--- design/flow/run.sh ---
#!/bin/bash
# the make line also repeats each setting of config.mk as NAME=value (left out here)
make -C /OpenROAD-flow-scripts/flow DESIGN_CONFIG=/design/flow/config.mk WORK_HOME=/design/flow/orfs CLKGATE_MAP_FILE= finish
--- design/flow/config.mk ---
export PLATFORM = sky130hd
export DESIGN_NAME = comparator_latch
export DESIGN_NICKNAME = comparator_latch
export VERILOG_FILES = /design/flow/design.v
export SDC_FILE = /design/flow/constraint.sdc
export NUM_CORES = 4
export LEC_CHECK = 0
export ABC_AREA = 1
export CAP_MARGIN = 20
export CORE_MARGIN = 2
export CORE_UTILIZATION = 71
export CTS_CLUSTER_DIAMETER = 220
export MAX_ROUTING_LAYER = met4
export PLACE_DENSITY_LB_ADDON = 0.05
export SLEW_MARGIN = 20
--- design/flow/constraint.sdc ---
create_clock -name core_clock -period 16.5 [get_ports {clk}]
set_input_delay 3.3000 -clock core_clock [delete_from_list [all_inputs] [get_ports {clk}]]
set_output_delay 3.3000 -clock core_clock [all_outputs]
set_load 0.01 [all_outputs]
--- design/flow/design.v ---
module comparator_latch #
(
  parameter n_to_response_time = -1038,
  parameter p_to_response_time = -1020,
  parameter const_response_time = 1285,
  parameter n_to_tau = -1248,
  parameter p_to_tau = 1037,
  parameter const_tau = 1042,
  parameter n_to_response_time_lh = -1752,
  parameter p_to_response_time_lh = -1006,
  parameter const_response_time_lh = 1185,
  parameter n_to_tau_lh = 1131,
  parameter p_to_tau_lh = -1115,
  parameter const_tau_lh = 1529
)
(
  input clk,
  input reset,
  input sys_clk,
  input [15-1:0] n,
  input [15-1:0] p,
  output [35-1:0] out
);
  reg [17-1:0] state_cycle_counter;
  reg [1-1:0] prev_sys_clk;
  reg [35-1:0] o;
  wire [32-1:0] wait_time;
  wire [51-1:0] tau;
  wire [36-1:0] dvdt;
  wire [32-1:0] wait_time_lh;
  wire [59-1:0] tau_lh;
  wire [37-1:0] dodt;
  reg [32-1:0] fsm;
  localparam fsm_init = 0;
  wire [35-1:0] padr_0;
  wire [23-1:0] padr_bits_1;
  assign padr_bits_1 = 0;
  wire [29-1:0] truncR_2;
  wire [29-1:0] padl_3;
  wire [28-1:0] padl_bits_4;
  wire [1-1:0] toSInt_5;
  assign toSInt_5 = 0;
  wire [28-1:0] toSInt_imm_6;
  wire [27-1:0] const_7;
  assign const_7 = 27'd55364812;
  assign toSInt_imm_6 = { toSInt_5, const_7 };
  assign padl_bits_4 = toSInt_imm_6;
  assign padl_3 = { { 1{ padl_bits_4[27] } }, padl_bits_4 };
  assign truncR_2 = padl_3;
  wire [12-1:0] truncR_shift_8;
  assign truncR_shift_8 = truncR_2 >>> 17;
  wire [12-1:0] truncR_imm_9;
  assign truncR_imm_9 = (truncR_2[28])? truncR_shift_8[11:0] : truncR_2[28:17];
  assign padr_0 = { truncR_imm_9, padr_bits_1 };
  wire [32-1:0] padl_10;
  wire [18-1:0] padl_bits_11;
  wire [32-1:0] truncR_12;
  wire [32-1:0] padl_13;
  wire [17-1:0] padl_bits_14;
  wire [96-1:0] truncR_15;
  wire [163-1:0] truncval_16;
  wire [163-1:0] padl_17;
  wire [85-1:0] padl_bits_18;
  wire [85-1:0] padl_19;
  wire [52-1:0] padl_bits_20;
  wire [98-1:0] truncR_21;
  wire [107-1:0] truncval_22;
  wire [107-1:0] padl_23;
  wire [53-1:0] padl_bits_24;
  wire [53-1:0] padr_25;
  wire [38-1:0] padr_bits_26;
  assign padr_bits_26 = 0;
  assign padr_25 = { n, padr_bits_26 };
  assign padl_bits_24 = padr_25;
  assign padl_23 = { { 54{ padl_bits_24[52] } }, padl_bits_24 };
  wire [107-1:0] padl_27;
  wire [53-1:0] padl_bits_28;
  wire [53-1:0] padl_29;
  wire [50-1:0] padl_bits_30;
  wire [50-1:0] param_31;
  assign param_31 = n_to_response_time;
  assign padl_bits_30 = param_31;
  assign padl_29 = { { 3{ padl_bits_30[49] } }, padl_bits_30 };
  assign padl_bits_28 = padl_29;
  assign padl_27 = { { 54{ padl_bits_28[52] } }, padl_bits_28 };
  assign truncval_22 = padl_23 * padl_27;
  wire [98-1:0] truncval_imm_32;
  assign truncval_imm_32 = { truncval_22[106], truncval_22[96:0] };
  assign truncR_21 = truncval_imm_32;
  wire [52-1:0] truncR_shift_33;
  assign truncR_shift_33 = truncR_21 >>> 46;
  wire [52-1:0] truncR_imm_34;
  assign truncR_imm_34 = (truncR_21[97])? truncR_shift_33[51:0] : truncR_21[97:46];
  wire [52-1:0] padr_35;
  wire [2-1:0] padr_bits_36;
  assign padr_bits_36 = 0;
  wire [94-1:0] truncR_37;
  wire [103-1:0] truncval_38;
  wire [103-1:0] padl_39;
  wire [51-1:0] padl_bits_40;
  wire [51-1:0] padr_41;
  wire [36-1:0] padr_bits_42;
  assign padr_bits_42 = 0;
  assign padr_41 = { p, padr_bits_42 };
  assign padl_bits_40 = padr_41;
  assign padl_39 = { { 52{ padl_bits_40[50] } }, padl_bits_40 };
  wire [103-1:0] padl_43;
  wire [51-1:0] padl_bits_44;
  wire [51-1:0] padl_45;
  wire [48-1:0] padl_bits_46;
  wire [48-1:0] param_47;
  assign param_47 = p_to_response_time;
  assign padl_bits_46 = param_47;
  assign padl_45 = { { 3{ padl_bits_46[47] } }, padl_bits_46 };
  assign padl_bits_44 = padl_45;
  assign padl_43 = { { 52{ padl_bits_44[50] } }, padl_bits_44 };
  assign truncval_38 = padl_39 * padl_43;
  wire [94-1:0] truncval_imm_48;
  assign truncval_imm_48 = { truncval_38[102], truncval_38[92:0] };
  assign truncR_37 = truncval_imm_48;
  wire [50-1:0] truncR_shift_49;
  assign truncR_shift_49 = truncR_37 >>> 44;
  wire [50-1:0] truncR_imm_50;
  assign truncR_imm_50 = (truncR_37[93])? truncR_shift_49[49:0] : truncR_37[93:44];
  assign padr_35 = { truncR_imm_50, padr_bits_36 };
  wire [52-1:0] padr_51;
  wire [8-1:0] padr_bits_52;
  assign padr_bits_52 = 0;
  wire [44-1:0] padl_53;
  wire [43-1:0] padl_bits_54;
  wire [1-1:0] toSInt_55;
  assign toSInt_55 = 0;
  wire [43-1:0] toSInt_imm_56;
  wire [42-1:0] param_57;
  assign param_57 = const_response_time;
  assign toSInt_imm_56 = { toSInt_55, param_57 };
  assign padl_bits_54 = toSInt_imm_56;
  assign padl_53 = { { 1{ padl_bits_54[42] } }, padl_bits_54 };
  assign padr_51 = { padl_53, padr_bits_52 };
  assign padl_bits_20 = truncR_imm_34 + padr_35 + padr_51;
  assign padl_19 = { { 33{ padl_bits_20[51] } }, padl_bits_20 };
  assign padl_bits_18 = padl_19;
  assign padl_17 = { { 78{ padl_bits_18[84] } }, padl_bits_18 };
  wire [163-1:0] padl_58;
  wire [85-1:0] padl_bits_59;
  wire [85-1:0] padr_60;
  wire [50-1:0] padr_bits_61;
  assign padr_bits_61 = 0;
  wire [1-1:0] toSInt_62;
  assign toSInt_62 = 0;
  wire [35-1:0] toSInt_imm_63;
  wire [34-1:0] const_64;
  assign const_64 = 34'd78125000;
  assign toSInt_imm_63 = { toSInt_62, const_64 };
  assign padr_60 = { toSInt_imm_63, padr_bits_61 };
  assign padl_bits_59 = padr_60;
  assign padl_58 = { { 78{ padl_bits_59[84] } }, padl_bits_59 };
  assign truncval_16 = padl_17 * padl_58;
  assign truncR_15 = truncval_16[95:0];
  assign padl_bits_14 = truncR_15[95:79];
  wire [15-1:0] padl_bits_zero_65;
  assign padl_bits_zero_65 = 0;
  assign padl_13 = { padl_bits_zero_65, padl_bits_14 };
  assign truncR_12 = padl_13;
  assign padl_bits_11 = truncR_12[31:14];
  wire [14-1:0] padl_bits_zero_66;
  assign padl_bits_zero_66 = 0;
  assign padl_10 = { padl_bits_zero_66, padl_bits_11 };
  assign wait_time = padl_10;
  wire [35-1:0] padr_67;
  wire [23-1:0] padr_bits_68;
  assign padr_bits_68 = 0;
  wire [29-1:0] truncR_69;
  wire [29-1:0] padl_70;
  wire [28-1:0] padl_bits_71;
  wire [1-1:0] toSInt_72;
  assign toSInt_72 = 0;
  wire [28-1:0] toSInt_imm_73;
  wire [27-1:0] const_74;
  assign const_74 = 27'd55364812;
  assign toSInt_imm_73 = { toSInt_72, const_74 };
  assign padl_bits_71 = toSInt_imm_73;
  assign padl_70 = { { 1{ padl_bits_71[27] } }, padl_bits_71 };
  assign truncR_69 = padl_70;
  wire [12-1:0] truncR_shift_75;
  assign truncR_shift_75 = truncR_69 >>> 17;
  wire [12-1:0] truncR_imm_76;
  assign truncR_imm_76 = (truncR_69[28])? truncR_shift_75[11:0] : truncR_69[28:17];
  assign padr_67 = { truncR_imm_76, padr_bits_68 };
  wire [51-1:0] padr_77;
  wire [6-1:0] padr_bits_78;
  assign padr_bits_78 = 0;
  wire [46-1:0] truncval_79;
  wire [47-1:0] toUsInt_80;
  wire [47-1:0] padr_81;
  wire [1-1:0] padr_bits_82;
  assign padr_bits_82 = 0;
  wire [88-1:0] truncR_83;
  wire [97-1:0] truncval_84;
  wire [97-1:0] padl_85;
  wire [48-1:0] padl_bits_86;
  wire [48-1:0] padr_87;
  wire [33-1:0] padr_bits_88;
  assign padr_bits_88 = 0;
  assign padr_87 = { n, padr_bits_88 };
  assign padl_bits_86 = padr_87;
  assign padl_85 = { { 49{ padl_bits_86[47] } }, padl_bits_86 };
  wire [97-1:0] padl_89;
  wire [48-1:0] padl_bits_90;
  wire [48-1:0] padl_91;
  wire [45-1:0] padl_bits_92;
  wire [45-1:0] param_93;
  assign param_93 = n_to_tau;
  assign padl_bits_92 = param_93;
  assign padl_91 = { { 3{ padl_bits_92[44] } }, padl_bits_92 };
  assign padl_bits_90 = padl_91;
  assign padl_89 = { { 49{ padl_bits_90[47] } }, padl_bits_90 };
  assign truncval_84 = padl_85 * padl_89;
  wire [88-1:0] truncval_imm_94;
  assign truncval_imm_94 = { truncval_84[96], truncval_84[86:0] };
  assign truncR_83 = truncval_imm_94;
  wire [46-1:0] truncR_shift_95;
  assign truncR_shift_95 = truncR_83 >>> 42;
  wire [46-1:0] truncR_imm_96;
  assign truncR_imm_96 = (truncR_83[87])? truncR_shift_95[45:0] : truncR_83[87:42];
  assign padr_81 = { truncR_imm_96, padr_bits_82 };
  wire [88-1:0] truncR_97;
  wire [97-1:0] truncval_98;
  wire [97-1:0] padl_99;
  wire [48-1:0] padl_bits_100;
  wire [48-1:0] padr_101;
  wire [33-1:0] padr_bits_102;
  assign padr_bits_102 = 0;
  assign padr_101 = { p, padr_bits_102 };
  assign padl_bits_100 = padr_101;
  assign padl_99 = { { 49{ padl_bits_100[47] } }, padl_bits_100 };
  wire [97-1:0] padl_103;
  wire [48-1:0] padl_bits_104;
  wire [48-1:0] padl_105;
  wire [44-1:0] padl_bits_106;
  wire [1-1:0] toSInt_107;
  assign toSInt_107 = 0;
  wire [44-1:0] toSInt_imm_108;
  wire [43-1:0] param_109;
  assign param_109 = p_to_tau;
  assign toSInt_imm_108 = { toSInt_107, param_109 };
  assign padl_bits_106 = toSInt_imm_108;
  assign padl_105 = { { 4{ padl_bits_106[43] } }, padl_bits_106 };
  assign padl_bits_104 = padl_105;
  assign padl_103 = { { 49{ padl_bits_104[47] } }, padl_bits_104 };
  assign truncval_98 = padl_99 * padl_103;
  wire [88-1:0] truncval_imm_110;
  assign truncval_imm_110 = { truncval_98[96], truncval_98[86:0] };
  assign truncR_97 = truncval_imm_110;
  wire [47-1:0] truncR_shift_111;
  assign truncR_shift_111 = truncR_97 >>> 41;
  wire [47-1:0] truncR_imm_112;
  assign truncR_imm_112 = (truncR_97[87])? truncR_shift_111[46:0] : truncR_97[87:41];
  wire [47-1:0] padr_113;
  wire [4-1:0] padr_bits_114;
  assign padr_bits_114 = 0;
  wire [43-1:0] padl_115;
  wire [42-1:0] padl_bits_116;
  wire [1-1:0] toSInt_117;
  assign toSInt_117 = 0;
  wire [42-1:0] toSInt_imm_118;
  wire [41-1:0] param_119;
  assign param_119 = const_tau;
  assign toSInt_imm_118 = { toSInt_117, param_119 };
  assign padl_bits_116 = toSInt_imm_118;
  assign padl_115 = { { 1{ padl_bits_116[41] } }, padl_bits_116 };
  assign padr_113 = { padl_115, padr_bits_114 };
  assign toUsInt_80 = padr_81 + truncR_imm_112 + padr_113;
  assign truncval_79 = toUsInt_80[43:0];
  assign padr_77 = { truncval_79[44:0], padr_bits_78 };
  assign tau = padr_77;
  wire [36-1:0] padl_120;
  wire [13-1:0] padl_bits_121;
  wire [36-1:0] truncR_122;
  wire [60-1:0] truncR_123;
  wire [93-1:0] truncval_124;
  wire [93-1:0] padl_125;
  wire [46-1:0] padl_bits_126;
  wire [46-1:0] padl_127;
  wire [16-1:0] padl_bits_128;
  wire [16-1:0] neg_imm_129;
  wire [16-1:0] padr_130;
  wire [5-1:0] padr_bits_131;
  assign padr_bits_131 = 0;
  wire [12-1:0] truncval_132;
  wire [35-1:0] truncR_133;
  assign truncR_133 = o;
  wire [12-1:0] truncR_shift_134;
  assign truncR_shift_134 = truncR_133 >>> 23;
  wire [12-1:0] truncR_imm_135;
  assign truncR_imm_135 = (truncR_133[34])? truncR_shift_134[11:0] : truncR_133[34:23];
  assign truncval_132 = truncR_imm_135;
  wire [11-1:0] truncval_imm_136;
  assign truncval_imm_136 = { truncval_132[11], truncval_132[9:0] };
  assign padr_130 = { truncval_imm_136, padr_bits_131 };
  assign neg_imm_129 = -padr_130;
  assign padl_bits_128 = neg_imm_129;
  assign padl_127 = { { 30{ padl_bits_128[15] } }, padl_bits_128 };
  assign padl_bits_126 = padl_127;
  assign padl_125 = { { 47{ padl_bits_126[45] } }, padl_bits_126 };
  wire [93-1:0] padl_137;
  wire [46-1:0] padl_bits_138;
  wire [46-1:0] padr_139;
  wire [12-1:0] padr_bits_140;
  assign padr_bits_140 = 0;
  wire [1-1:0] toSInt_141;
  assign toSInt_141 = 0;
  wire [34-1:0] toSInt_imm_142;
  wire [51-1:0] truncval_143;
  assign truncval_143 = 52'd2251799813685248 / tau;
  assign toSInt_imm_142 = { toSInt_141, truncval_143[32:0] };
  assign padr_139 = { toSInt_imm_142, padr_bits_140 };
  assign padl_bits_138 = padr_139;
  assign padl_137 = { { 47{ padl_bits_138[45] } }, padl_bits_138 };
  assign truncval_124 = padl_125 * padl_137;
  wire [60-1:0] truncval_imm_144;
  assign truncval_imm_144 = { truncval_124[92], truncval_124[58:0] };
  assign truncR_123 = truncval_imm_144;
  wire [36-1:0] truncR_shift_145;
  assign truncR_shift_145 = truncR_123 >>> 24;
  wire [36-1:0] truncR_imm_146;
  assign truncR_imm_146 = (truncR_123[59])? truncR_shift_145[35:0] : truncR_123[59:24];
  assign truncR_122 = truncR_imm_146;
  wire [13-1:0] truncR_shift_147;
  assign truncR_shift_147 = truncR_122 >>> 23;
  wire [13-1:0] truncR_imm_148;
  assign truncR_imm_148 = (truncR_122[35])? truncR_shift_147[12:0] : truncR_122[35:23];
  assign padl_bits_121 = truncR_imm_148;
  assign padl_120 = { { 23{ padl_bits_121[12] } }, padl_bits_121 };
  assign dvdt = padl_120;
  wire [35-1:0] padr_149;
  wire [23-1:0] padr_bits_150;
  assign padr_bits_150 = 0;
  wire [19-1:0] truncR_151;
  wire [19-1:0] padl_152;
  wire [16-1:0] padl_bits_153;
  wire [31-1:0] truncR_154;
  wire [102-1:0] truncval_155;
  wire [102-1:0] padl_156;
  wire [62-1:0] padl_bits_157;
  wire [62-1:0] padl_158;
  wire [28-1:0] padl_bits_159;
  wire [28-1:0] const_160;
  assign const_160 = 28'd0;
  assign padl_bits_159 = const_160;
  assign padl_158 = { { 34{ padl_bits_159[27] } }, padl_bits_159 };
  assign padl_bits_157 = padl_158;
  assign padl_156 = { { 40{ padl_bits_157[61] } }, padl_bits_157 };
  wire [102-1:0] padl_161;
  wire [62-1:0] padl_bits_162;
  wire [62-1:0] padr_163;
  wire [26-1:0] padr_bits_164;
  assign padr_bits_164 = 0;
  assign padr_163 = { dvdt, padr_bits_164 };
  assign padl_bits_162 = padr_163;
  assign padl_161 = { { 40{ padl_bits_162[61] } }, padl_bits_162 };
  assign truncval_155 = 0;
  wire [31-1:0] truncval_imm_165;
  assign truncval_imm_165 = { truncval_155[101], truncval_155[29:0] };
  assign truncR_154 = truncval_imm_165;
  wire [16-1:0] truncR_shift_166;
  assign truncR_shift_166 = truncR_154 >>> 15;
  wire [16-1:0] truncR_imm_167;
  assign truncR_imm_167 = (truncR_154[30])? truncR_shift_166[15:0] : truncR_154[30:15];
  assign padl_bits_153 = truncR_imm_167;
  assign padl_152 = { { 3{ padl_bits_153[15] } }, padl_bits_153 };
  assign truncR_151 = padl_152;
  wire [12-1:0] truncR_shift_168;
  assign truncR_shift_168 = truncR_151 >>> 7;
  wire [12-1:0] truncR_imm_169;
  assign truncR_imm_169 = (truncR_151[18])? truncR_shift_168[11:0] : truncR_151[18:7];
  assign padr_149 = { truncR_imm_169, padr_bits_150 };
  wire [32-1:0] padl_170;
  wire [2-1:0] padl_bits_171;
  wire [13-1:0] truncR_172;
  wire [16-1:0] truncR_173;
  wire [93-1:0] truncR_174;
  wire [161-1:0] truncval_175;
  wire [161-1:0] padl_176;
  wire [84-1:0] padl_bits_177;
  wire [84-1:0] padl_178;
  wire [51-1:0] padl_bits_179;
  wire [98-1:0] truncR_180;
  wire [107-1:0] truncval_181;
  wire [107-1:0] padl_182;
  wire [53-1:0] padl_bits_183;
  wire [53-1:0] padr_184;
  wire [41-1:0] padr_bits_185;
  assign padr_bits_185 = 0;
  wire [15-1:0] truncR_186;
  assign truncR_186 = n;
  wire [12-1:0] truncR_shift_187;
  assign truncR_shift_187 = truncR_186 >>> 3;
  wire [12-1:0] truncR_imm_188;
  assign truncR_imm_188 = (truncR_186[14])? truncR_shift_187[11:0] : truncR_186[14:3];
  assign padr_184 = { truncR_imm_188, padr_bits_185 };
  assign padl_bits_183 = padr_184;
  assign padl_182 = { { 54{ padl_bits_183[52] } }, padl_bits_183 };
  wire [107-1:0] padl_189;
  wire [53-1:0] padl_bits_190;
  wire [53-1:0] padl_191;
  wire [50-1:0] padl_bits_192;
  wire [50-1:0] param_193;
  assign param_193 = n_to_response_time_lh;
  assign padl_bits_192 = param_193;
  assign padl_191 = { { 3{ padl_bits_192[49] } }, padl_bits_192 };
  assign padl_bits_190 = padl_191;
  assign padl_189 = { { 54{ padl_bits_190[52] } }, padl_bits_190 };
  assign truncval_181 = padl_182 * padl_189;
  wire [98-1:0] truncval_imm_194;
  assign truncval_imm_194 = { truncval_181[106], truncval_181[96:0] };
  assign truncR_180 = truncval_imm_194;
  wire [51-1:0] truncR_shift_195;
  assign truncR_shift_195 = truncR_180 >>> 47;
  wire [51-1:0] truncR_imm_196;
  assign truncR_imm_196 = (truncR_180[97])? truncR_shift_195[50:0] : truncR_180[97:47];
  wire [51-1:0] padr_197;
  wire [1-1:0] padr_bits_198;
  assign padr_bits_198 = 0;
  wire [94-1:0] truncR_199;
  wire [103-1:0] truncval_200;
  wire [103-1:0] padl_201;
  wire [51-1:0] padl_bits_202;
  wire [51-1:0] padr_203;
  wire [39-1:0] padr_bits_204;
  assign padr_bits_204 = 0;
  assign padr_203 = { p, padr_bits_204 };
  assign padl_bits_202 = padr_203;
  assign padl_201 = { { 52{ padl_bits_202[50] } }, padl_bits_202 };
  wire [103-1:0] padl_205;
  wire [51-1:0] padl_bits_206;
  wire [51-1:0] padl_207;
  wire [48-1:0] padl_bits_208;
  wire [48-1:0] param_209;
  assign param_209 = p_to_response_time_lh;
  assign padl_bits_208 = param_209;
  assign padl_207 = { { 3{ padl_bits_208[47] } }, padl_bits_208 };
  assign padl_bits_206 = padl_207;
  assign padl_205 = { { 52{ padl_bits_206[50] } }, padl_bits_206 };
  assign truncval_200 = padl_201 * padl_205;
  wire [94-1:0] truncval_imm_210;
  assign truncval_imm_210 = { truncval_200[102], truncval_200[92:0] };
  assign truncR_199 = truncval_imm_210;
  wire [50-1:0] truncR_shift_211;
  assign truncR_shift_211 = truncR_199 >>> 44;
  wire [50-1:0] truncR_imm_212;
  assign truncR_imm_212 = (truncR_199[93])? truncR_shift_211[49:0] : truncR_199[93:44];
  assign padr_197 = { truncR_imm_212, padr_bits_198 };
  wire [51-1:0] padr_213;
  wire [6-1:0] padr_bits_214;
  assign padr_bits_214 = 0;
  wire [45-1:0] padl_215;
  wire [44-1:0] padl_bits_216;
  wire [1-1:0] toSInt_217;
  assign toSInt_217 = 0;
  wire [44-1:0] toSInt_imm_218;
  wire [43-1:0] param_219;
  assign param_219 = const_response_time_lh;
  assign toSInt_imm_218 = { toSInt_217, param_219 };
  assign padl_bits_216 = toSInt_imm_218;
  assign padl_215 = { { 1{ padl_bits_216[43] } }, padl_bits_216 };
  assign padr_213 = { padl_215, padr_bits_214 };
  assign padl_bits_179 = truncR_imm_196 + padr_197 + padr_213;
  assign padl_178 = { { 33{ padl_bits_179[50] } }, padl_bits_179 };
  assign padl_bits_177 = padl_178;
  assign padl_176 = { { 77{ padl_bits_177[83] } }, padl_bits_177 };
  wire [161-1:0] padl_220;
  wire [84-1:0] padl_bits_221;
  wire [84-1:0] padr_222;
  wire [49-1:0] padr_bits_223;
  assign padr_bits_223 = 0;
  wire [1-1:0] toSInt_224;
  assign toSInt_224 = 0;
  wire [35-1:0] toSInt_imm_225;
  wire [34-1:0] const_226;
  assign const_226 = 34'd78125000;
  assign toSInt_imm_225 = { toSInt_224, const_226 };
  assign padr_222 = { toSInt_imm_225, padr_bits_223 };
  assign padl_bits_221 = padr_222;
  assign padl_220 = { { 77{ padl_bits_221[83] } }, padl_bits_221 };
  assign truncval_175 = padl_176 * padl_220;
  assign truncR_174 = truncval_175[92:0];
  assign truncR_173 = truncR_174[92:77];
  assign truncR_172 = truncR_173[15:3];
  assign padl_bits_171 = truncR_172[12:11];
  wire [30-1:0] padl_bits_zero_227;
  assign padl_bits_zero_227 = 0;
  assign padl_170 = { padl_bits_zero_227, padl_bits_171 };
  assign wait_time_lh = padl_170;
  wire [35-1:0] padr_228;
  wire [26-1:0] padr_bits_229;
  assign padr_bits_229 = 0;
  wire [31-1:0] truncR_230;
  wire [31-1:0] padl_231;
  wire [27-1:0] padl_bits_232;
  wire [1-1:0] toSInt_233;
  assign toSInt_233 = 0;
  wire [27-1:0] toSInt_imm_234;
  wire [26-1:0] const_235;
  assign const_235 = 26'd67108;
  assign toSInt_imm_234 = { toSInt_233, const_235 };
  assign padl_bits_232 = toSInt_imm_234;
  assign padl_231 = { { 4{ padl_bits_232[26] } }, padl_bits_232 };
  assign truncR_230 = padl_231;
  wire [9-1:0] truncR_shift_236;
  assign truncR_shift_236 = truncR_230 >>> 22;
  wire [9-1:0] truncR_imm_237;
  assign truncR_imm_237 = (truncR_230[30])? truncR_shift_236[8:0] : truncR_230[30:22];
  assign padr_228 = { truncR_imm_237, padr_bits_229 };
  wire [59-1:0] padr_238;
  wire [10-1:0] padr_bits_239;
  assign padr_bits_239 = 0;
  wire [50-1:0] truncval_240;
  wire [51-1:0] toUsInt_241;
  wire [51-1:0] padr_242;
  wire [3-1:0] padr_bits_243;
  assign padr_bits_243 = 0;
  wire [90-1:0] truncR_244;
  wire [99-1:0] truncval_245;
  wire [99-1:0] padl_246;
  wire [49-1:0] padl_bits_247;
  wire [49-1:0] padr_248;
  wire [37-1:0] padr_bits_249;
  assign padr_bits_249 = 0;
  wire [15-1:0] truncR_250;
  assign truncR_250 = n;
  wire [12-1:0] truncR_shift_251;
  assign truncR_shift_251 = truncR_250 >>> 3;
  wire [12-1:0] truncR_imm_252;
  assign truncR_imm_252 = (truncR_250[14])? truncR_shift_251[11:0] : truncR_250[14:3];
  assign padr_248 = { truncR_imm_252, padr_bits_249 };
  assign padl_bits_247 = padr_248;
  assign padl_246 = { { 50{ padl_bits_247[48] } }, padl_bits_247 };
  wire [99-1:0] padl_253;
  wire [49-1:0] padl_bits_254;
  wire [49-1:0] padl_255;
  wire [45-1:0] padl_bits_256;
  wire [1-1:0] toSInt_257;
  assign toSInt_257 = 0;
  wire [45-1:0] toSInt_imm_258;
  wire [44-1:0] param_259;
  assign param_259 = n_to_tau_lh;
  assign toSInt_imm_258 = { toSInt_257, param_259 };
  assign padl_bits_256 = toSInt_imm_258;
  assign padl_255 = { { 4{ padl_bits_256[44] } }, padl_bits_256 };
  assign padl_bits_254 = padl_255;
  assign padl_253 = { { 50{ padl_bits_254[48] } }, padl_bits_254 };
  assign truncval_245 = padl_246 * padl_253;
  wire [90-1:0] truncval_imm_260;
  assign truncval_imm_260 = { truncval_245[98], truncval_245[88:0] };
  assign truncR_244 = truncval_imm_260;
  wire [48-1:0] truncR_shift_261;
  assign truncR_shift_261 = truncR_244 >>> 42;
  wire [48-1:0] truncR_imm_262;
  assign truncR_imm_262 = (truncR_244[89])? truncR_shift_261[47:0] : truncR_244[89:42];
  assign padr_242 = { truncR_imm_262, padr_bits_243 };
  wire [96-1:0] truncR_263;
  wire [105-1:0] truncval_264;
  wire [105-1:0] padl_265;
  wire [52-1:0] padl_bits_266;
  wire [52-1:0] padr_267;
  wire [40-1:0] padr_bits_268;
  assign padr_bits_268 = 0;
  assign padr_267 = { p, padr_bits_268 };
  assign padl_bits_266 = padr_267;
  assign padl_265 = { { 53{ padl_bits_266[51] } }, padl_bits_266 };
  wire [105-1:0] padl_269;
  wire [52-1:0] padl_bits_270;
  wire [52-1:0] padl_271;
  wire [49-1:0] padl_bits_272;
  wire [49-1:0] param_273;
  assign param_273 = p_to_tau_lh;
  assign padl_bits_272 = param_273;
  assign padl_271 = { { 3{ padl_bits_272[48] } }, padl_bits_272 };
  assign padl_bits_270 = padl_271;
  assign padl_269 = { { 53{ padl_bits_270[51] } }, padl_bits_270 };
  assign truncval_264 = padl_265 * padl_269;
  wire [96-1:0] truncval_imm_274;
  assign truncval_imm_274 = { truncval_264[104], truncval_264[94:0] };
  assign truncR_263 = truncval_imm_274;
  wire [51-1:0] truncR_shift_275;
  assign truncR_shift_275 = truncR_263 >>> 45;
  wire [51-1:0] truncR_imm_276;
  assign truncR_imm_276 = (truncR_263[95])? truncR_shift_275[50:0] : truncR_263[95:45];
  wire [51-1:0] padr_277;
  wire [6-1:0] padr_bits_278;
  assign padr_bits_278 = 0;
  wire [45-1:0] padl_279;
  wire [44-1:0] padl_bits_280;
  wire [1-1:0] toSInt_281;
  assign toSInt_281 = 0;
  wire [44-1:0] toSInt_imm_282;
  wire [43-1:0] param_283;
  assign param_283 = const_tau_lh;
  assign toSInt_imm_282 = { toSInt_281, param_283 };
  assign padl_bits_280 = toSInt_imm_282;
  assign padl_279 = { { 1{ padl_bits_280[43] } }, padl_bits_280 };
  assign padr_277 = { padl_279, padr_bits_278 };
  assign toUsInt_241 = padr_242 + truncR_imm_276 + padr_277;
  assign truncval_240 = toUsInt_241[47:0];
  assign padr_238 = { truncval_240[48:0], padr_bits_239 };
  assign tau_lh = padr_238;
  wire [37-1:0] padl_284;
  wire [13-1:0] padl_bits_285;
  wire [37-1:0] truncR_286;
  wire [38-1:0] truncval_287;
  wire [98-1:0] truncR_288;
  wire [129-1:0] truncval_289;
  wire [129-1:0] padl_290;
  wire [64-1:0] padl_bits_291;
  wire [64-1:0] padl_292;
  wire [35-1:0] padl_bits_293;
  wire [35-1:0] padr_294;
  wire [6-1:0] padr_bits_295;
  assign padr_bits_295 = 0;
  wire [29-1:0] padl_296;
  wire [28-1:0] padl_bits_297;
  wire [1-1:0] toSInt_298;
  assign toSInt_298 = 0;
  wire [28-1:0] toSInt_imm_299;
  wire [27-1:0] const_300;
  assign const_300 = 27'd55364812;
  assign toSInt_imm_299 = { toSInt_298, const_300 };
  assign padl_bits_297 = toSInt_imm_299;
  assign padl_296 = { { 1{ padl_bits_297[27] } }, padl_bits_297 };
  assign padr_294 = { padl_296, padr_bits_295 };
  assign padl_bits_293 = padr_294 - o;
  assign padl_292 = { { 29{ padl_bits_293[34] } }, padl_bits_293 };
  assign padl_bits_291 = padl_292;
  assign padl_290 = { { 65{ padl_bits_291[63] } }, padl_bits_291 };
  wire [129-1:0] padl_301;
  wire [64-1:0] padl_bits_302;
  wire [64-1:0] padr_303;
  wire [30-1:0] padr_bits_304;
  assign padr_bits_304 = 0;
  wire [1-1:0] toSInt_305;
  assign toSInt_305 = 0;
  wire [34-1:0] toSInt_imm_306;
  wire [59-1:0] truncval_307;
  assign truncval_307 = 60'd576460752303423488 / tau_lh;
  assign toSInt_imm_306 = { toSInt_305, truncval_307[32:0] };
  assign padr_303 = { toSInt_imm_306, padr_bits_304 };
  assign padl_bits_302 = padr_303;
  assign padl_301 = { { 65{ padl_bits_302[63] } }, padl_bits_302 };
  assign truncval_289 = padl_290 * padl_301;
  wire [98-1:0] truncval_imm_308;
  assign truncval_imm_308 = { truncval_289[128], truncval_289[96:0] };
  assign truncR_288 = truncval_imm_308;
  wire [38-1:0] truncR_shift_309;
  assign truncR_shift_309 = truncR_288 >>> 60;
  wire [38-1:0] truncR_imm_310;
  assign truncR_imm_310 = (truncR_288[97])? truncR_shift_309[37:0] : truncR_288[97:60];
  assign truncval_287 = truncR_imm_310;
  wire [37-1:0] truncval_imm_311;
  assign truncval_imm_311 = { truncval_287[37], truncval_287[35:0] };
  assign truncR_286 = truncval_imm_311;
  wire [13-1:0] truncR_shift_312;
  assign truncR_shift_312 = truncR_286 >>> 24;
  wire [13-1:0] truncR_imm_313;
  assign truncR_imm_313 = (truncR_286[36])? truncR_shift_312[12:0] : truncR_286[36:24];
  assign padl_bits_285 = truncR_imm_313;
  assign padl_284 = { { 24{ padl_bits_285[12] } }, padl_bits_285 };
  assign dodt = padl_284;
  wire [35-1:0] padr_314;
  wire [17-1:0] padr_bits_315;
  assign padr_bits_315 = 0;
  wire [18-1:0] padl_316;
  wire [17-1:0] padl_bits_317;
  wire [32-1:0] truncR_318;
  wire [103-1:0] truncval_319;
  wire [103-1:0] padl_320;
  wire [63-1:0] padl_bits_321;
  wire [63-1:0] padl_322;
  wire [28-1:0] padl_bits_323;
  wire [28-1:0] const_324;
  assign const_324 = 28'd0;
  assign padl_bits_323 = const_324;
  assign padl_322 = { { 35{ padl_bits_323[27] } }, padl_bits_323 };
  assign padl_bits_321 = padl_322;
  assign padl_320 = { { 40{ padl_bits_321[62] } }, padl_bits_321 };
  wire [103-1:0] padl_325;
  wire [63-1:0] padl_bits_326;
  wire [63-1:0] padr_327;
  wire [26-1:0] padr_bits_328;
  assign padr_bits_328 = 0;
  assign padr_327 = { dodt, padr_bits_328 };
  assign padl_bits_326 = padr_327;
  assign padl_325 = { { 40{ padl_bits_326[62] } }, padl_bits_326 };
  assign truncval_319 = 0;
  wire [32-1:0] truncval_imm_329;
  assign truncval_imm_329 = { truncval_319[102], truncval_319[30:0] };
  assign truncR_318 = truncval_imm_329;
  wire [17-1:0] truncR_shift_330;
  assign truncR_shift_330 = truncR_318 >>> 15;
  wire [17-1:0] truncR_imm_331;
  assign truncR_imm_331 = (truncR_318[31])? truncR_shift_330[16:0] : truncR_318[31:15];
  assign padl_bits_317 = truncR_imm_331;
  assign padl_316 = { { 1{ padl_bits_317[16] } }, padl_bits_317 };
  assign padr_314 = { padl_316, padr_bits_315 };
  assign out = (fsm == 0)? o : o;
  always @(posedge clk) begin
    prev_sys_clk <= sys_clk;
  end
  localparam fsm_1 = 1;
  localparam fsm_2 = 2;
  localparam fsm_3 = 3;
  localparam fsm_4 = 4;
  always @(posedge clk) begin
    if(reset) begin
      fsm <= fsm_init;
      o <= 35'd3543348019;
      state_cycle_counter <= 0;
    end else begin
      case(fsm)
        fsm_init: begin
          if(reset) begin
            o <= 35'd3543348019;
          end else begin
            o <= padr_0;
          end
          if(~prev_sys_clk & sys_clk & ((n > p) & (n <= 15'd16384))) begin
            fsm <= fsm_1;
          end 
        end
        fsm_1: begin
          if(reset) begin
            o <= 35'd3543348019;
          end else begin
            o <= padr_67;
          end
          if(state_cycle_counter > wait_time) begin
            state_cycle_counter <= 0;
          end else begin
            state_cycle_counter <= state_cycle_counter + 1;
          end
          if(state_cycle_counter > wait_time) begin
            fsm <= fsm_2;
          end 
        end
        fsm_2: begin
          if(reset) begin
            o <= 35'd3543348019;
          end else begin
            o <= o + padr_149;
          end
          if(prev_sys_clk & ~sys_clk) begin
            fsm <= fsm_3;
          end 
        end
        fsm_3: begin
          if(reset) begin
            o <= 35'd3543348019;
          end else begin
            o <= padr_228;
          end
          if(state_cycle_counter > wait_time_lh) begin
            state_cycle_counter <= 0;
          end else begin
            state_cycle_counter <= state_cycle_counter + 1;
          end
          if(state_cycle_counter > wait_time_lh) begin
            fsm <= fsm_4;
          end 
        end
        fsm_4: begin
          if(reset) begin
            o <= 35'd3543348019;
          end else begin
            o <= o + padr_314;
          end
          if((o > 35'd3532610600) & (o <= 35'd17179869184)) begin
            fsm <= fsm_init;
          end 
        end
      endcase
    end
  end
endmodule
==> impl_metrics.toml, run 1 <==
# yosys + openroad results
[outcome]
status = "aborted with a tool error"
stop_stage = "global routing (5_1_grt)"
firstError = "[ERROR GRT-0232] Routing congestion too high. Check the congestion heatmap in the GUI."

[synthesis]
synth_cells = 6819
synthTopLogicFamily = "adder cells"
ys_async_sr_fraction_pct = 0
top_cell = "inv_1"
synth_area_leader_cell = "fa_1"
mux_share_pct = 0
synth-xor-area-share_pct = 4.08
yosys_cells = 6819
yosys.area.top_type_share_pct = 34.3
syn-mean-instance-area_um2 = 8.40
yosys.cell_types.count = 59
enable_flop_cells = 0
topCellsByArea = "fa_1 (34%), ha_1 (30%), inv_1 (14%)"
ys_sh_adder_pct = 64.2
yosys.stat.seqShare_pct = 0.874
yosys_area_um2 = 57300
syn_area_um2 = 57300
ys.flop_type = "dfxtp_1"
common_cells = "inv_1 (2140), ha_1 (1372), fa_1 (981)"
aoi_share_pct = 6.27
synth_flop_count = 25
ys_warn_count = 1
synth-simple-area-share_pct = 10.0

[die]
die_y_um = 288
io_pins = 68
die_w_um = 288
dieArea_um2 = 83000
num_rows = 104
coreArea_um2 = 80200
fp_util_pct = 71.5

[clock_network]
cts_root_buf = "clkbuf_16"
holdBufCountCts = 0
clockBufferDepth = 2
cts_sinks = 25
htree_levels = 1
cts_buffers = 3

[placed_design]
place_hpwl_mm = 155
gp_congestion = 1.03
port-buffer-count = 49
placedInstanceArea_um2 = 69700

[global_route]
overflow = 268
grt.total_usage_pct = 77.9
==> stage by stage <==
step	hold WS, ns	instances	setup WS [ns]
after global placement	0.426	9151	-2.32
after floorplan	0.419	6836	-0.850
after detailed placement	0.429	9151	-2.80
after CTS	0.440	9231	-1.66
==> layer usage <==
layer / track usage, % / GRT overflow
met5: - / -
met3: 60.4 / 4
met1: 74.5 / 3
met2: 94.6 / 154
met4: 78.7 / 107
==> what timing repair did <==
action | in CTS
setup endpoints to repair | 8
setup buffers | 75
gates cloned | 1
pin swaps | 228
gates resized | 407
==> run 2: changes to the inputs <==
- CORE_ASPECT_RATIO: unset -> 0.5
- CTS_CLUSTER_DIAMETER: 220 -> 272
- CTS_CLUSTER_SIZE: unset -> 96
- MAX_ROUTING_LAYER: met4 -> unset
- PLACE_DENSITY: unset -> 0.38
- PLACE_DENSITY_LB_ADDON: 0.05 -> unset
- clock period: 16.5 -> 13.2 ns (I/O delays scaled with it)
==> run 2 against run 1 <==
Effect of this change:
- the run again fails in global routing (5_1_grt)
- area after synthesis did not move
- synthesized cell count did not move
- die area rose by 0.17%
==> impl_metrics.toml, run 2 <==
# yosys + openroad results
[outcome]
stop_stage = "global routing (5_1_grt)"
firstError = "[ERROR GRT-0232] Routing congestion too high. Check the congestion heatmap in the GUI."
status = "aborted with a tool error"

[die]
fp_util_pct = 71.9
num_rows = 73
die_w_um = 406
coreArea_um2 = 79600
die_y_um = 205
dieArea_um2 = 83100
io_pins = 68

[synthesis]
yosys.area.top_type_share_pct = 34.3
syn-mean-instance-area_um2 = 8.40
ys.flop_type = "dfxtp_1"
synth-simple-area-share_pct = 10.0
ys_async_sr_fraction_pct = 0
yosys.stat.seqShare_pct = 0.874
synth_area_leader_cell = "fa_1"
ys_sh_adder_pct = 64.2
ys_warn_count = 1
topCellsByArea = "fa_1 (34%), ha_1 (30%), inv_1 (14%)"
synth_cells = 6819
synth-xor-area-share_pct = 4.08
yosys_area_um2 = 57300
syn_area_um2 = 57300
synth_flop_count = 25
aoi_share_pct = 6.27
common_cells = "inv_1 (2140), ha_1 (1372), fa_1 (981)"
yosys_cells = 6819
enable_flop_cells = 0
yosys.cell_types.count = 59
synthTopLogicFamily = "adder cells"
mux_share_pct = 0
top_cell = "inv_1"

[global_route]
grt.total_usage_pct = 81.6
overflow = 401

[clock_network]
cts_sinks = 25
clockBufferDepth = 2
cts_root_buf = "clkbuf_16"
htree_levels = 1
cts_buffers = 3

[placed_design]
port-buffer-count = 49
gp_congestion = 0.997
placedInstanceArea_um2 = 70400
place_hpwl_mm = 170
run 2: per-stage QoR:
stage	util, %	hold WS (ns)	setup WS [ns]	std cells
after floorplan	-	0.419	-3.49	6836
after global placement	88.3	0.425	-5.33	9254
after detailed placement	88.3	0.445	-6.06	9254
after CTS	91.2	0.463	-4.90	9326
run 2: metal layers:
layer,GRT overflow,GRT usage [%]
met1,20,78.2
met2,211,97.0
met3,22,71.0
met4,144,81.4
met5,4,52.8
run 2: timing repair:
item | CTS
pin swaps | 255
hold endpoints to repair | 0
hold buffers | 0
setup endpoints to repair | 8
gates resized | 418
buffers inserted | 69
==> run 3: changes to the inputs <==
- ABC_AREA: 1 -> unset
- CORE_ASPECT_RATIO: 0.5 -> unset
- CORE_MARGIN: 2 -> 4
- CORE_UTILIZATION: 71 -> 25
- CTS_CLUSTER_DIAMETER: 272 -> 398
- CTS_CLUSTER_SIZE: 96 -> 84
- GPL_TIMING_DRIVEN: unset -> 0
- PLACE_DENSITY: 0.38 -> unset
- clock period: 13.2 -> 19.6 ns (I/O delays scaled with it)
==> run 3 against run 2 <==
Effect of this change:
- now fails the layout checks on negative setup slack
- area after synthesis decreased by 5.5%
- die area increased to 2.7 times the previous value
- synthesized cell count decreased by 16%
==> impl_metrics.toml, run 3 <==
# synthesis and place-and-route metrics
[cells_and_area]
area_delta_synth_final_pct = 12.8
fin_util_pct = 28.4
mi_logic_area_um2 = 48100
regArea_um2 = 500
finalNetCount = 8303
fill_cells = 22454

[clock_network]
cts_tree = "yes"
cts_root_buf = "clkbuf_16"
htree_levels = 1
holdBufCountCts = 0
cts.clk_slew.worst_paths_ns = 0.06
clk_latency_ns = 0.26
cts_sinks = 25
clockBufferDepth = 2
cts_buffers = 3

[timing]
max_slew_margin_pct = 25.7
finalWorstSetupSlack_ns = -1.50
final_max_slew_viol_count = 0
finClkSkew_ns = 0.00160
rsz0062_at_grt = "yes"
fin_crit_ns = 21.10
worst_pin_slew_ns = 1.11
whs_ns = 0.484
setup_viol_count_final = 21
fmax_mhz = 47.4
hold_violations = 0
period_used_pct = 108

[die]
io_pins = 68
coreArea_um2 = 215000
num_rows = 170
dieArea_um2 = 224000
die_w_um = 473
fp_util_pct = 25.2
die_y_um = 473

[global_route]
grt_start_max_net_pins = 44
grt_pass1_wl_mm = 203
overflow = 0
grt_pass1_vias = 40100
grt.total_usage_pct = 11.0
antenna_found_initial = 9

[synthesis]
synth_cells = 5719
yosys.area.top_type_share_pct = 36.3
aoi_share_pct = 7.97
synthTopLogicFamily = "adder cells"
synth_flop_count = 25
syn_area_um2 = 54100
yosys.stat.seqShare_pct = 0.924
yosys_cells = 5719
syn-mean-instance-area_um2 = 9.47
common_cells = "inv_1 (1842), ha_1 (1372), fa_1 (981)"
synth-xor-area-share_pct = 5.28
synth_area_leader_cell = "fa_1"
topCellsByArea = "fa_1 (36%), ha_1 (32%), inv_1 (13%)"
ys_sh_adder_pct = 68.0
yosys.cell_types.count = 84
enable_flop_cells = 0
ys.flop_type = "dfxtp_1"
mux_share_pct = 0.0578
ys_async_sr_fraction_pct = 0
yosys_area_um2 = 54100
synth-simple-area-share_pct = 4.41
ys_warn_count = 1
top_cell = "inv_1"

[routing]
post_drt_via_cell_ratio = 4.17
ant_nets = 0
vias = 36552
drc = 0
wl_per_cell_um = 13.7
drtPass1Iterations = 5
drt-total-wl_mm = 120
first_iter_violations = 1430

[worst_setup_path]
rrSetupSlack_ns = 17.44
critPathCaptureType = "flop"
cp_top_family = "adder cells"
startpoint_type = "input pin"
crit_path_top_delay_cell = "fa_2"
critPathMaxStageDelay_ns = 0.58
critical_path_class = "input pin to flop"
rr_startpoint = "fsm[4]$_DFF_P_"
arrival_ns = 21.25
critPathLaunch = "n[3]"
crit_buf_inv = 18
endpoint = "state_cycle_counter[9]$_SDFFE_PP0P_"
r2r.worst_path.cells = 8
worstPathMaxFanout = 5
required_ns = 19.75
worst_r2r_endpoint = "state_cycle_counter[11]$_SDFFE_PP0P_"
cp.depth = 77
crit_top_cell = "fa_1"

[outcome]
status = "finished with violations"
check.faults = "negative setup slack"

[worst_hold_path]
hold_class = "flop to flop"
min_to = "fsm[2]$_DFF_P_"
whs_path_depth = 2
hold_path_startpoint = "fsm[2]$_DFF_P_"

[placed_design]
port-buffer-count = 49
place_hpwl_mm = 107
gp_congestion = 0.835

[job]
cap_violations = 0
warnings = 82
run 3: routing by layer:
| layer | share of wire [%] | wire (µm) | global-route usage, % |
|---|---|---|---|
| met5 | 0 | 0 | 0 |
| met3 | 2.2 | 2640 | 0.657 |
| met2 | 50 | 60300 | 20.0 |
| met1 | 46 | 55000 | 14.6 |
| met4 | 1.7 | 2090 | 1.55 |
run 3: layout make-up:
type                            count  area share, %
Clock buffer                        4          0.129
Sequential cell                    25          0.819
Timing Repair Buffer              181           2.64
Tap cell                         2838           5.81
Buffer                             48          0.545
Multi-Input combinational cell   3816           78.7
Antenna cell                        3         0.0123
Inverter                         1842           11.4
run 3: metrics by stage:
step	setup slack [ns]	instances	cell area (µm²)	setup TNS (ns)
floorplan	-0.769	5736	54400	-12.83
global placement	-5.04	8623	58400	-101.80
detailed placement	-4.36	8629	58700	-86.64
finish	-1.50	8757	61100	-28.95
CTS	-1.40	8712	60200	-27.32
global route	-2.05	8756	61100	-41.04
run 3: repair_timing:
item                                    4_1_cts  5_1_grt
pin swaps                                   109       84
buffers inserted                             82       43
cloned                                        1        0
endpoints found under the setup margin       21       21
gates resized                               333      119
==> run 4: changes to the inputs <==
- ABC_AREA: unset -> 1
- CELL_PAD_IN_SITES_DETAIL_PLACEMENT: unset -> 0
- CORE_ASPECT_RATIO: unset -> 0.61
- CORE_MARGIN: 4 -> 2
- CORE_UTILIZATION: 25 -> 72
- CTS_CLUSTER_DIAMETER: 398 -> 209
- CTS_CLUSTER_SIZE: 84 -> 66
- GPL_TIMING_DRIVEN: 0 -> 1
- MAX_ROUTING_LAYER: unset -> met4
- MIN_ROUTING_LAYER: unset -> met1
- PLACE_DENSITY_LB_ADDON: unset -> 0.01
- SETUP_SLACK_MARGIN: unset -> 1.73
- clock period: 19.6 -> 20.9 ns (I/O delays scaled with it)
==> run 4 against run 3 <==
Effect of this change:
- now clean on timing, DRC and antenna
- global-route usage rose by 36 points
- cell count is 4.2% lower
- synthesized cell count up 19%
- critical path depth shrank 3
- first-iteration DRC count increased to 5.1 times the previous value
- non-clock buffer count up 290
- clock skew rose by 0.016 ns
- area after synthesis is 5.8% higher
- die area decreased by 63%
==> impl_metrics.toml, run 4 <==
# synthesis and place-and-route metrics
[global_route]
grt_pass1_wl_mm = 282
grt_start_max_net_pins = 32
grt.total_usage_pct = 46.7
grt_pass1_vias = 50343
overflow = 0
antenna_found_initial = 6

[placed_design]
port-buffer-count = 49
place_hpwl_mm = 151
gp_congestion = 1.08

[worst_setup_path]
worstPathMaxFanout = 5
cp_top_family = "adder cells"
crit_top_cell = "fa_1"
cp.depth = 74
crit_buf_inv = 24
arrival_ns = 20.21
worst_r2r_endpoint = "state_cycle_counter[1]$_SDFFE_PP0P_"
rr_startpoint = "state_cycle_counter[7]$_SDFFE_PP0P_"
startpoint_type = "input pin"
r2r.worst_path.cells = 9
critPathCaptureType = "flop"
crit_path_top_delay_cell = "fa_1"
rrSetupSlack_ns = 18.71
critPathMaxStageDelay_ns = 0.68
critPathLaunch = "p[6]"
endpoint = "state_cycle_counter[3]$_SDFFE_PP0P_"
critical_path_class = "input pin to flop"
required_ns = 21.07

[die]
dieArea_um2 = 81900
coreArea_um2 = 78500
fp_util_pct = 73.0
die_y_um = 224
die_w_um = 365
num_rows = 80
io_pins = 68

[synthesis]
mux_share_pct = 0
yosys_cells = 6819
enable_flop_cells = 0
yosys.area.top_type_share_pct = 34.3
top_cell = "inv_1"
aoi_share_pct = 6.27
ys_sh_adder_pct = 64.2
ys_async_sr_fraction_pct = 0
synth_flop_count = 25
synth_cells = 6819
common_cells = "inv_1 (2140), ha_1 (1372), fa_1 (981)"
yosys.stat.seqShare_pct = 0.874
syn-mean-instance-area_um2 = 8.40
ys.flop_type = "dfxtp_1"
synth-xor-area-share_pct = 4.08
ys_warn_count = 1
topCellsByArea = "fa_1 (34%), ha_1 (30%), inv_1 (14%)"
yosys.cell_types.count = 59
synthTopLogicFamily = "adder cells"
synth-simple-area-share_pct = 10.0
synth_area_leader_cell = "fa_1"
syn_area_um2 = 57300
yosys_area_um2 = 57300

[routing]
first_iter_violations = 7364
drtPass1Iterations = 19
ant_nets = 0
drc = 0
post_drt_via_cell_ratio = 6.17
wl_per_cell_um = 24.4
drt-total-wl_mm = 205
vias = 51793

[clock_network]
clockBufferDepth = 2
cts_tree = "yes"
cts_buffers = 3
cts.clk_slew.worst_paths_ns = 0.09
cts_sinks = 25
cts_root_buf = "clkbuf_16"
htree_levels = 1
clk_latency_ns = 0.29
holdBufCountCts = 0

[worst_hold_path]
hold_path_startpoint = "state_cycle_counter[14]$_SDFFE_PP0P_"
hold_class = "flop to flop"
min_to = "state_cycle_counter[14]$_SDFFE_PP0P_"
whs_path_depth = 2

[job]
warnings = 81
cap_violations = 0

[timing]
setup_tns_ns = 0
hold_violations = 0
max_slew_margin_pct = 20.6
fmax_mhz = 49.9
period_used_pct = 95.9
rsz0062_at_grt = "yes"
fin_crit_ns = 20.04
final_max_slew_viol_count = 0
setup_viol_count_final = 0
whs_ns = 0.456
worst_pin_slew_ns = 1.19
finClkSkew_ns = 0.0180

[cells_and_area]
fin_util_pct = 86.2
fill_cells = 4167
area_delta_synth_final_pct = 18.1
finalNetCount = 9704

[outcome]
status = "timing/DRC/antenna clean"
[run 4: what timing repair did]
| action | 4_1_cts | 5_1_grt |
|---|---|---|
| pin swaps | 263 | 335 |
| setup buffers | 118 | 101 |
| endpoints found under the setup margin | 8 | 8 |
| gates cloned | 0 | 1 |
| gates resized | 675 | 507 |
[run 4: layout make-up]
| cell class | count | area [µm²] | share of cell area, % |
|---|---|---|---|
| tap | 1066 | 1330 | 1.97 |
| antenna | 9 | 22.5 | 0.0333 |
| timing repair buffer | 519 | 4160 | 6.14 |
| multi-input combinational | 4628 | 53500 | 79.1 |
| clock buffer | 3 | 75.1 | 0.111 |
| inverter | 2141 | 8080 | 11.9 |
| sequential | 25 | 500 | 0.740 |
| clock inverter | 1 | 7.51 | 0.0111 |
[run 4: per-layer routing]
| metal | up-vias | track usage, % | part of all wire, % |
|---|---|---|---|
| li1 | 21715 | - | - |
| met1 | 24770 | 68.2 | 39 |
| met2 | 4305 | 59.2 | 38 |
| met3 | 1003 | 21.6 | 18 |
| met4 | 0 | 6.84 | 4.0 |
| met5 | - | - | 0 |
[run 4: metrics by stage]
stage | area (µm²) | cells | worst slack (ns)
floorplan | 57400 | 6836 | 1.85
global route | 67700 | 8387 | 0.453
CTS | 64800 | 8281 | 1.71
detailed placement | 60800 | 8159 | -0.548
finish | 67700 | 8392 | 0.857
global placement | 60800 | 8159 | -0.234
==> run 5: changes to the inputs <==
- ABC_AREA: 1 -> unset
- CELL_PAD_IN_SITES_DETAIL_PLACEMENT: 0 -> 2
- CORE_ASPECT_RATIO: 0.61 -> 1.54
- CORE_UTILIZATION: 72 -> 63
- CTS_CLUSTER_DIAMETER: 209 -> unset
- CTS_CLUSTER_SIZE: 66 -> 96
- GPL_ROUTABILITY_DRIVEN: unset -> 1
- GPL_TIMING_DRIVEN: 1 -> unset
- MAX_ROUTING_LAYER: met4 -> unset
- MIN_ROUTING_LAYER: met1 -> unset
- PLACE_DENSITY_LB_ADDON: 0.01 -> unset
- SETUP_SLACK_MARGIN: 1.73 -> unset
- TNS_END_PERCENT: unset -> 70
- clock period: 20.9 -> 17.0 ns (I/O delays scaled with it)
==> run 5 against run 4 <==
Effect of this change:
- the flow now stops in detailed placement (3_5_place_dp)
- die area grew 7.9%
- synthesized cell count shrank 16%
- area after synthesis down 5.5%
==> impl_metrics.toml, run 5 <==
# yosys + openroad results
[synthesis]
aoi_share_pct = 7.97
yosys.cell_types.count = 84
yosys.area.top_type_share_pct = 36.3
yosys_cells = 5719
common_cells = "inv_1 (1842), ha_1 (1372), fa_1 (981)"
syn-mean-instance-area_um2 = 9.47
top_cell = "inv_1"
ys_sh_adder_pct = 68.0
synthTopLogicFamily = "adder cells"
mux_share_pct = 0.0578
synth_cells = 5719
synth_area_leader_cell = "fa_1"
ys.flop_type = "dfxtp_1"
synth_flop_count = 25
yosys_area_um2 = 54100
ys_warn_count = 1
enable_flop_cells = 0
yosys.stat.seqShare_pct = 0.924
synth-simple-area-share_pct = 4.41
ys_async_sr_fraction_pct = 0
synth-xor-area-share_pct = 5.28
topCellsByArea = "fa_1 (36%), ha_1 (32%), inv_1 (13%)"
syn_area_um2 = 54100

[placed_design]
port-buffer-count = 49
gp_congestion = 0.937

[die]
io_pins = 68
die_w_um = 240
fp_util_pct = 63.5
coreArea_um2 = 85200
dieArea_um2 = 88400
die_y_um = 368
num_rows = 133

[outcome]
status = "aborted with a tool error"
stop_stage = "detailed placement (3_5_place_dp)"
firstError = "Error: detail_place.tcl, 38 bad optional access"
==> run 5: metrics by stage <==
stage          TNS [ns]  area, µm²
2_1_floorplan    -56.92      54300
3_3_place_gp     -83.88      64100
==> run 6: changes to the inputs <==
- ABC_AREA: unset -> 1
- CELL_PAD_IN_SITES_DETAIL_PLACEMENT: 2 -> unset
- CORE_ASPECT_RATIO: 1.54 -> unset
- CORE_UTILIZATION: 63 -> 64
- CTS_CLUSTER_SIZE: 96 -> unset
- GPL_ROUTABILITY_DRIVEN: 1 -> unset
- TNS_END_PERCENT: 70 -> unset
- clock period: 17.0 -> 26.6 ns (I/O delays scaled with it)
==> run 6 against run 5 <==
Effect of this change:
- now clean on timing, DRC and antenna
- area after synthesis increased by 5.8%
- die area increased by 4.0%
- synthesized cell count increased by 19%
==> impl_metrics.toml, run 6 <==
# synthesis and place-and-route metrics
[cells_and_area]
area_delta_synth_final_pct = 3.74
instances_no_fill = 8057
finalNetCount = 9276
fill_cells = 7650
finish.instance_area_um2 = 59400

[clock_network]
cts_sinks = 25
clockBufferDepth = 2
cts_tree = "yes"
clk_latency_ns = 0.26
holdBufCountCts = 0
cts_root_buf = "clkbuf_16"
cts_buffers = 3
post_cts_resized = 0
post_cts_buffers = 0
htree_levels = 1
cts.clk_slew.worst_paths_ns = 0.06

[worst_setup_path]
cp_top_family = "adder cells"
critPathCaptureType = "flop"
critPathLaunch = "n[5]"
cp.depth = 74
arrival_ns = 24.79
critical_path_class = "input pin to flop"
worst_r2r_endpoint = "state_cycle_counter[0]$_SDFFE_PP0P_"
crit_top_cell = "inv_1"
crit_path_top_delay_cell = "fa_1"
worstPathMaxFanout = 9
r2r.worst_path.cells = 8
endpoint = "state_cycle_counter[0]$_SDFFE_PP0P_"
crit_buf_inv = 17
rrSetupSlack_ns = 24.51
critPathMaxStageDelay_ns = 0.77
startpoint_type = "input pin"
rr_startpoint = "state_cycle_counter[13]$_SDFFE_PP0P_"
required_ns = 26.77

[global_route]
grt_start_max_net_pins = 50
antenna_found_initial = 4
grt_pass1_wl_mm = 225
grt_pass1_vias = 44765
overflow = 0
grt.total_usage_pct = 31.0

[timing]
final_max_slew_viol_count = 0
rsz0062_at_grt = "no"
fin_crit_ns = 24.62
setup_tns_ns = 0
worst_pin_slew_ns = 1.13
max_slew_margin_pct = 24.4
whs_ns = 0.442
setup_viol_count_final = 0
period_used_pct = 92.6
hold_violations = 0
fmax_mhz = 40.6
finClkSkew_ns = 0.00260

[outcome]
status = "timing/DRC/antenna clean"

[die]
coreArea_um2 = 88500
num_rows = 109
die_w_um = 303
dieArea_um2 = 91900
die_y_um = 303
io_pins = 68
fp_util_pct = 64.7

[placed_design]
place_hpwl_mm = 125
gp_congestion = 0.984
port-buffer-count = 49
placedInstanceArea_um2 = 59300
dp.cells = 8049

[synthesis]
enable_flop_cells = 0
synth_flop_count = 25
ys_warn_count = 1
mux_share_pct = 0
ys.flop_type = "dfxtp_1"
synth-simple-area-share_pct = 10.0
synth_cells = 6819
topCellsByArea = "fa_1 (34%), ha_1 (30%), inv_1 (14%)"
synth_area_leader_cell = "fa_1"
common_cells = "inv_1 (2140), ha_1 (1372), fa_1 (981)"
yosys.cell_types.count = 59
yosys_area_um2 = 57300
ys_sh_adder_pct = 64.2
yosys.stat.seqShare_pct = 0.874
syn-mean-instance-area_um2 = 8.40
synthTopLogicFamily = "adder cells"
top_cell = "inv_1"
ys_async_sr_fraction_pct = 0
synth-xor-area-share_pct = 4.08
syn_area_um2 = 57300
yosys.area.top_type_share_pct = 34.3
aoi_share_pct = 6.27
yosys_cells = 6819

[routing]
drtPass1Iterations = 6
first_iter_violations = 2307
drc = 0
post_drt_via_cell_ratio = 5.27
drt-total-wl_mm = 136
ant_nets = 0
vias = 42438
wl_per_cell_um = 16.9

[job]
cap_violations = 0
warnings = 81

[worst_hold_path]
hold_path_startpoint = "state_cycle_counter[5]$_SDFFE_PP0P_"
hold_class = "flop to flop"
min_to = "state_cycle_counter[5]$_SDFFE_PP0P_"
whs_path_depth = 2
==> run 6: metal layers <==
metal / global-route usage [%] / vias to the layer above / wire (µm)
met5: 0 / - / 10
met4: 4.68 / 2 / 2180
met3: 6.16 / 116 / 9690
met2: 49.8 / 913 / 60300
met1: 44.4 / 20527 / 63800
li1: - / 20880 / -
==> run 6: cell type report <==
class	instances	area (µm²)	area share, %
multi-input combinational	4628	48500	81.7
inverter	2141	8040	13.5
tap	1165	1460	2.45
timing repair buffer	91	803	1.35
sequential	25	500	0.842
clock buffer	3	75.1	0.126
antenna	3	7.51	0.0126
clock inverter	1	5.00	0.00842
==> run 6: stage by stage <==
step	utilization (%)	setup slack [ns]
3_3_place_gp	67.0	1.92
4_1_cts	67.1	2.02
6_report	67.1	1.98
2_1_floorplan	-	6.41
3_5_place_dp	67.0	1.80
5_1_grt	67.1	0.449
==> run 7: changes to the inputs <==
- CORE_UTILIZATION: 64 -> 70
- CTS_CLUSTER_DIAMETER: unset -> 211
- MAX_ROUTING_LAYER: unset -> met4
- PLACE_DENSITY_LB_ADDON: unset -> 0.01
- clock period: 26.6 -> 19.5 ns (I/O delays scaled with it)
==> run 7 against run 6 <==
Effect of this change:
- now fails the layout checks on negative setup slack
- hold slack better by 0.00076 ns
- core utilization is 19 points higher
- non-clock buffer count is 914 higher
- register-to-register slack worse by 7.2 ns
- sequential cell count stayed put
- via count is 16% higher
- clock skew hardly changed
- die area is 8.5% lower
- critical path depth is 1 higher
- sequential share of layout area is 0.12 points lower
- worst setup slack worse by 2.0 ns
- clock-buffer cell count stayed put
==> impl_metrics.toml, run 7 <==
# synthesis and place-and-route metrics
[synthesis]
synth-simple-area-share_pct = 10.0
ys_sh_adder_pct = 64.2
mux_share_pct = 0
ys_async_sr_fraction_pct = 0
aoi_share_pct = 6.27
top_cell = "inv_1"
yosys_cells = 6819
enable_flop_cells = 0
synth_cells = 6819
yosys_area_um2 = 57300
yosys.area.top_type_share_pct = 34.3
ys.flop_type = "dfxtp_1"
syn_area_um2 = 57300
common_cells = "inv_1 (2140), ha_1 (1372), fa_1 (981)"
synth-xor-area-share_pct = 4.08
synthTopLogicFamily = "adder cells"
syn-mean-instance-area_um2 = 8.40
ys_warn_count = 1
yosys.cell_types.count = 59
topCellsByArea = "fa_1 (34%), ha_1 (30%), inv_1 (14%)"
synth_flop_count = 25
yosys.stat.seqShare_pct = 0.874
synth_area_leader_cell = "fa_1"

[timing]
hold_violations = 0
fin_crit_ns = 19.55
finalWorstSetupSlack_ns = -0.0476
rsz0062_at_grt = "yes"
max_slew_margin_pct = 32.4
period_used_pct = 100
setup_viol_count_final = 3
finClkSkew_ns = 0.00245
worst_pin_slew_ns = 1.01
fmax_mhz = 51.2
final_max_slew_viol_count = 0

[global_route]
overflow = 0
antenna_found_initial = 6
grt_start_max_net_pins = 39
grt_pass1_wl_mm = 253
grt.total_usage_pct = 38.6
grt_pass1_vias = 51261

[clock_network]
cts_buffers = 3
cts_tree = "yes"
clockBufferDepth = 2
cts.clk_slew.worst_paths_ns = 0.07
htree_levels = 1
holdBufCountCts = 0
cts_root_buf = "clkbuf_16"
clk_latency_ns = 0.26
cts_sinks = 25

[placed_design]
placedInstanceArea_um2 = 65600
preCtsSetupSlack_ns = -1.05
place_hpwl_mm = 139
port-buffer-count = 49
gp_congestion = 0.999

[outcome]
check.faults = "negative setup slack"
status = "finished with violations"

[cells_and_area]
regArea_um2 = 500
mi_logic_area_um2 = 51600
finish.instance_area_um2 = 69300
finalNetCount = 10190
fill_cells = 4511
area_delta_synth_final_pct = 20.9

[routing]
post_drt_via_cell_ratio = 5.55
wl_per_cell_um = 18.8
drc = 0
ant_nets = 0
drtPass1Iterations = 6
drt-total-wl_mm = 167
first_iter_violations = 3415
vias = 49272

[worst_setup_path]
crit_buf_inv = 19
critPathCaptureType = "flop"
crit_path_top_delay_cell = "fa_2"
critPathMaxStageDelay_ns = 0.56
endpoint = "state_cycle_counter[2]$_SDFFE_PP0P_"
required_ns = 19.68
critical_path_class = "input pin to flop"
critPathLaunch = "p[7]"
cp.depth = 75
startpoint_type = "input pin"
r2r.worst_path.cells = 9
cp_top_family = "adder cells"
rrSetupSlack_ns = 17.36
crit_top_cell = "fa_1"
worstPathMaxFanout = 4
rr_startpoint = "state_cycle_counter[5]$_SDFFE_PP0P_"
arrival_ns = 19.73
worst_r2r_endpoint = "state_cycle_counter[2]$_SDFFE_PP0P_"

[worst_hold_path]
whs_path_depth = 2
hold_class = "flop to flop"
hold_path_startpoint = "state_cycle_counter[6]$_SDFFE_PP0P_"
min_to = "state_cycle_counter[6]$_SDFFE_PP0P_"

[die]
die_y_um = 290
num_rows = 104
io_pins = 68
coreArea_um2 = 80800
die_w_um = 290
dieArea_um2 = 84200
fp_util_pct = 70.9

[job]
cap_violations = 0
warnings = 80
## run 7: final cells by class
class,instances,share of cell area (%)
Clock buffer,3,0.108
Inverter,2141,11.6
Sequential cell,25,0.723
Clock inverter,1,0.00723
Tap cell,1060,1.92
Multi-Input combinational cell,4628,74.5
Antenna cell,7,0.0253
Timing Repair Buffer,1005,11.1
## run 7: layer usage
| metal | vias up | track usage, % | part of all wire (%) |
|---|---|---|---|
| met2 | 1894 | 63.7 | 48 |
| met4 | 0 | 7.65 | 3.4 |
| met1 | 24248 | 51.6 | 41 |
| met5 | - | - | 0 |
| met3 | 441 | 4.62 | 7.4 |
| li1 | 22689 | - | - |
## run 7: metrics by stage
| stage | hold slack [ns] | instances | setup TNS, ns | util (%) |
|---|---|---|---|---|
| 2_1_floorplan | 0.419 | 6836 | 0 | - |
| 3_3_place_gp | 0.426 | 8792 | -3.59 | 81.2 |
| 5_1_grt | 0.466 | 8869 | -2.63 | 85.7 |
| 6_report | 0.443 | 8870 | -0.109 | 85.7 |
| 3_5_place_dp | 0.430 | 8792 | -6.97 | 81.2 |
| 4_1_cts | 0.442 | 8808 | 0 | 82.2 |
## run 7: what timing repair did
item	in CTS	in global routing
endpoints found under the setup margin	8	8
pin swaps	70	267
setup buffers	12	56
gates resized	175	522
cloned	0	1
